==> flow/design.v (excerpt) <==
module fir(
	input			clk_100k,
	input			rst_n,
	input 	signed [8:0]	samp_in,
	output 	signed [8:0]	fir_out	
);
Size: about 5400 cells after synthesis.
clock: 15.5 ns
lec_check: 0
abc_area: 1
cap_margin: 20
cell_pad_in_sites_global_placement: 0
core_aspect_ratio: 1.47
core_margin: 2
core_utilization: 70
cts_cluster_size: 43
gpl_routability_driven: 1
min_routing_layer: met1
place_density_lb_addon: 0.21
setup_slack_margin: 3.86
slew_margin: 20
run.sh (not shown) runs the stock make flow with config.mk's settings and CLKGATE_MAP_FILE=.
Edit:
==> flow/config.mk (replaced) <==
export PLATFORM = sky130hd
export DESIGN_NAME = fir
export DESIGN_NICKNAME = fir
export VERILOG_FILES = /design/flow/design.v
export SDC_FILE = /design/flow/constraint.sdc
export NUM_CORES = 4
export LEC_CHECK = 0
export ABC_AREA = 1
export CAP_MARGIN = 20
export CORE_MARGIN = 2
export CORE_UTILIZATION = 72
export CTS_CLUSTER_DIAMETER = 178
export CTS_CLUSTER_SIZE = 98
export SLEW_MARGIN = 20
export TNS_END_PERCENT = 5
==> flow/constraint.sdc (replaced) <==
create_clock -name core_clock -period 9.16 [get_ports {clk_100k}]
set_input_delay 1.8320 -clock core_clock [delete_from_list [all_inputs] [get_ports {clk_100k}]]
set_output_delay 1.8320 -clock core_clock [all_outputs]
set_load 0.01 [all_outputs]
Result:
- The changed run finished with negative setup slack left
- cell area goes up by 10%
- wire length goes up by 21%
- global-route usage goes up by 6.2 points
- worst hold slack gets worse by 0.048 ns
- setup slack gets worse by 5.4 ns
- core utilization goes up by 11 points
- final cell count goes up by 13%
Edit:
--- a/flow/config.mk
+++ b/flow/config.mk
@@ -7,9 +7,11 @@
 export LEC_CHECK = 0
 export ABC_AREA = 1
-export CAP_MARGIN = 20
+export CAP_MARGIN = 40
+export CORE_ASPECT_RATIO = 1.16
 export CORE_MARGIN = 2
 export CORE_UTILIZATION = 72
 export CTS_CLUSTER_DIAMETER = 178
 export CTS_CLUSTER_SIZE = 98
+export SETUP_SLACK_MARGIN = 2.65
 export SLEW_MARGIN = 20
 export TNS_END_PERCENT = 5
The new run finished with negative setup slack left.
Clock skew rose by 0.0062 ns.
Area after synthesis is unchanged.
Cell area hardly moves.
Non-clock buffer count fell by 7.
Global-route usage stays flat.
Edit:
==> flow/config.mk (replaced) <==
export PLATFORM = sky130hd
export DESIGN_NAME = fir
export DESIGN_NICKNAME = fir
export VERILOG_FILES = /design/flow/design.v
export SDC_FILE = /design/flow/constraint.sdc
export NUM_CORES = 4
export LEC_CHECK = 0
export ABC_AREA = 1
export CAP_MARGIN = 20
export CORE_MARGIN = 2
export CORE_UTILIZATION = 72
export SLEW_MARGIN = 20
==> flow/constraint.sdc (replaced) <==
create_clock -name core_clock -period 24.7 [get_ports {clk_100k}]
set_input_delay 4.9400 -clock core_clock [delete_from_list [all_inputs] [get_ports {clk_100k}]]
set_output_delay 4.9400 -clock core_clock [all_outputs]
set_load 0.01 [all_outputs]
What happened: This time the run went through all stages and came out clean; cell count is lower by about 14%; setup slack improves by 11 ns; routed wire length is lower by about 20%.


== build 92 ==
The RTL this note starts from:
==> flow/design.v <==
`timescale 1ns/1ps
module fir(
	input			clk_100k,
	input			rst_n,
	input 	signed [8:0]	samp_in,
	output 	signed [8:0]	fir_out	
);
wire	signed [15:0]	b[0:20];
reg	signed [8:0]	samp[0:20]; 
wire signed [24:0]	mult[0:20];
wire signed [33:0]	sum;
assign b[0] = 16'h0312;
assign b[1] = 16'h03F8;
assign b[2] = 16'h0694;
assign b[3] = 16'h0AAD;
assign b[4] = 16'h0FE6;
assign b[5] = 16'h15BC;
assign b[6] = 16'h1B9F;
assign b[7] = 16'h20F9;
assign b[8] = 16'h2539;
assign b[9] = 16'h27F6;
assign b[10] = 16'h28E9;
assign b[11] = 16'h27F6;
assign b[12] = 16'h2539;
assign b[13] = 16'h20F9;
assign b[14] = 16'h1B9F;
assign b[15] = 16'h15BC;
assign b[16] = 16'h0FE6;
assign b[17] = 16'h0AAD;
assign b[18] = 16'h0694;
assign b[19] = 16'h03F8;
assign b[20] = 16'h0312;
integer i;
always @(posedge clk_100k or negedge rst_n) begin
	if(!rst_n) begin
		for(i=20;i>=0;i=i-1)begin
			samp[i] <= 0;
		end
	end
	else begin  
		for(i=20;i>0;i=i-1)begin
			samp[i] <= samp[i-1];
		end
		samp[0] <= samp_in;
	end
end
genvar j;
for(j=0;j<=20;j=j+1)begin
	assign mult[j] = $signed(samp[j])*$signed(b[j]);
end
assign sum = mult[0]+mult[1]+mult[2]+mult[3]+mult[4]+mult[5]+mult[6]+mult[7]+mult[8]+mult[9]+mult[10]+mult[11]+mult[12]+mult[13]+mult[14]+mult[15]+mult[16]+mult[17]+mult[18]+mult[19]+mult[20];
assign fir_out = sum[24:16];
endmodule
==> flow/config.mk <==
export PLATFORM = sky130hd
export DESIGN_NAME = fir
export DESIGN_NICKNAME = fir
export VERILOG_FILES = /design/flow/design.v
export SDC_FILE = /design/flow/constraint.sdc
export NUM_CORES = 4
export LEC_CHECK = 0
export ABC_AREA = 1
export CAP_MARGIN = 20
export CELL_PAD_IN_SITES_GLOBAL_PLACEMENT = 0
export CORE_ASPECT_RATIO = 0.83
export CORE_MARGIN = 2
export CORE_UTILIZATION = 72
export CTS_CLUSTER_DIAMETER = 217
export CTS_CLUSTER_SIZE = 14
export GPL_ROUTABILITY_DRIVEN = 1
export MAX_ROUTING_LAYER = met4
export MIN_ROUTING_LAYER = met1
export PLACE_DENSITY = 0.35
export SETUP_SLACK_MARGIN = 2.72
export SLEW_MARGIN = 20
export TNS_END_PERCENT = 5
==> flow/constraint.sdc <==
create_clock -name core_clock -period 9.17 [get_ports {clk_100k}]
set_input_delay 1.8340 -clock core_clock [delete_from_list [all_inputs] [get_ports {clk_100k}]]
set_output_delay 1.8340 -clock core_clock [all_outputs]
set_load 0.01 [all_outputs]
Status build 92: flow complete, layout not clean - setup timing
Inputs modified between build 92 and build 58:
# build 92
export LEC_CHECK = 0
export ABC_AREA = 1
export CAP_MARGIN = 20
export CELL_PAD_IN_SITES_GLOBAL_PLACEMENT = 0
export CORE_ASPECT_RATIO = 0.83
export CORE_MARGIN = 2
export CORE_UTILIZATION = 72
export CTS_CLUSTER_DIAMETER = 217
export CTS_CLUSTER_SIZE = 14
export GPL_ROUTABILITY_DRIVEN = 1
export MAX_ROUTING_LAYER = met4
export MIN_ROUTING_LAYER = met1
export PLACE_DENSITY = 0.35
export SETUP_SLACK_MARGIN = 2.72
export SLEW_MARGIN = 20
export TNS_END_PERCENT = 5
create_clock -name core_clock -period 9.17 [get_ports {clk_100k}]
# build 58
export LEC_CHECK = 0
export ABC_AREA = 1
export CAP_MARGIN = 20
export CELL_PAD_IN_SITES_GLOBAL_PLACEMENT = 1
export CORE_ASPECT_RATIO = 0.84
export CORE_MARGIN = 2
export CORE_UTILIZATION = 72
export CTS_CLUSTER_DIAMETER = 217
export CTS_CLUSTER_SIZE = 74
export GPL_ROUTABILITY_DRIVEN = 1
export MAX_ROUTING_LAYER = met4
export MIN_ROUTING_LAYER = met1
export PLACE_DENSITY_LB_ADDON = 0.21
export SLEW_MARGIN = 0
create_clock -name core_clock -period 9.44 [get_ports {clk_100k}]
[summary]
Relative to build 92, build 58 degrades core outline area.
Build 58: complete, dirty (setup timing)
Per the comparison of build 58 with build 92, count of non-CTS inverters in the layout closely matched the old numbers, depth of the most critical reg-to-reg path decreased by 1 relative to the old numbers.
Setup changes, build 58 to build 83
# build 58
export LEC_CHECK = 0
export ABC_AREA = 1
export CAP_MARGIN = 20
export CELL_PAD_IN_SITES_GLOBAL_PLACEMENT = 1
export CORE_ASPECT_RATIO = 0.84
export CORE_MARGIN = 2
export CORE_UTILIZATION = 72
export CTS_CLUSTER_DIAMETER = 217
export CTS_CLUSTER_SIZE = 74
export GPL_ROUTABILITY_DRIVEN = 1
export MAX_ROUTING_LAYER = met4
export MIN_ROUTING_LAYER = met1
export PLACE_DENSITY_LB_ADDON = 0.21
export SLEW_MARGIN = 0
create_clock -name core_clock -period 9.44 [get_ports {clk_100k}]
# build 83
export LEC_CHECK = 0
export CAP_MARGIN = 20
export CELL_PAD_IN_SITES_GLOBAL_PLACEMENT = 1
export CORE_ASPECT_RATIO = 1.47
export CORE_MARGIN = 2
export CORE_UTILIZATION = 72
export CTS_CLUSTER_DIAMETER = 217
export GPL_ROUTABILITY_DRIVEN = 1
export MAX_ROUTING_LAYER = met4
export MIN_ROUTING_LAYER = met1
export PLACE_DENSITY_LB_ADDON = 0.21
export SLEW_MARGIN = 20
create_clock -name core_clock -period 12.7 [get_ports {clk_100k}]
==> comparison <==
- Build 83: all stages done; final checks FAILED (setup timing).
- Looking at start point of the critical path, the samp[9][5] result is from build 58; the samp[11][2] one comes from build 83.
- Area fraction in mux cells across build 83 and build 58: no real change.
- Buffering overhead on build 83 is down relative to build 58.
- Reported for build 83 and build 58, final count of negative-setup-slack endpoints turned out identical to the last digit.
- Build 58 leaves less setup margin than build 83.


Starts from the design.v that is shown in full above.
Settings: LEC_CHECK=0, CAP_MARGIN=20, CORE_MARGIN=2, CORE_UTILIZATION=66, SETUP_SLACK_MARGIN=3.56, SLEW_MARGIN=20; clock period 13.4 ns.
The starting point reached the layout checks and failed them: negative setup slack.
==> next run, changes <==
Settings changed: CORE_UTILIZATION 66 to 40, SETUP_SLACK_MARGIN 3.56 to not set.
Clock period 13.4 ns to 15.8 ns, I/O delays scaled along.
Result: Now the flow produced a clean layout; wire length is lower by 6.5%; register-to-register slack improved by 2.4 ns; worst hold slack is better by 0.0052 ns; utilization came out lower by 33 points; sequential cell count stays the same; synthesized area is unchanged.
==> next run, changes <==
Settings changed: ABC_AREA set to 1, CORE_UTILIZATION 40 to 72, CTS_CLUSTER_DIAMETER set to 223, MAX_ROUTING_LAYER set to met4, SETUP_SLACK_MARGIN set to 1.29.
Clock period 15.8 ns to 13.1 ns, I/O delays scaled along.
The new run produced a layout that fails on negative setup slack.
Worst hold slack loses 0.017 ns.
Final area is higher by 8.8%.
Global-route usage is higher by 24 points.
Area after synthesis is higher by 1.8%.
Worst setup slack loses 1.7 ns.
Clock skew is about the same.
Cell count is higher by 3.7%.
Sequential share of layout area is lower by 0.68 points.
Wire length is higher by 18%.
==> next run, changes <==
Settings changed: CTS_CLUSTER_DIAMETER 223 to 93, CTS_CLUSTER_SIZE set to 75, PLACE_DENSITY_LB_ADDON set to 0.01, SETUP_SLACK_MARGIN 1.29 to 0.61.
Clock period 13.1 ns to 4.5 ns, I/O delays scaled along.
Outcome: The changed run completed and failed the layout checks on negative setup slack; worst hold slack degrades by 0.072 ns; utilization is higher by 3.1 points; area after synthesis does not change; cell count is higher by 4.1%; cell area is higher by 3.6%; setup slack degrades by 7.8 ns; die area stays the same; sequential cell count does not change.
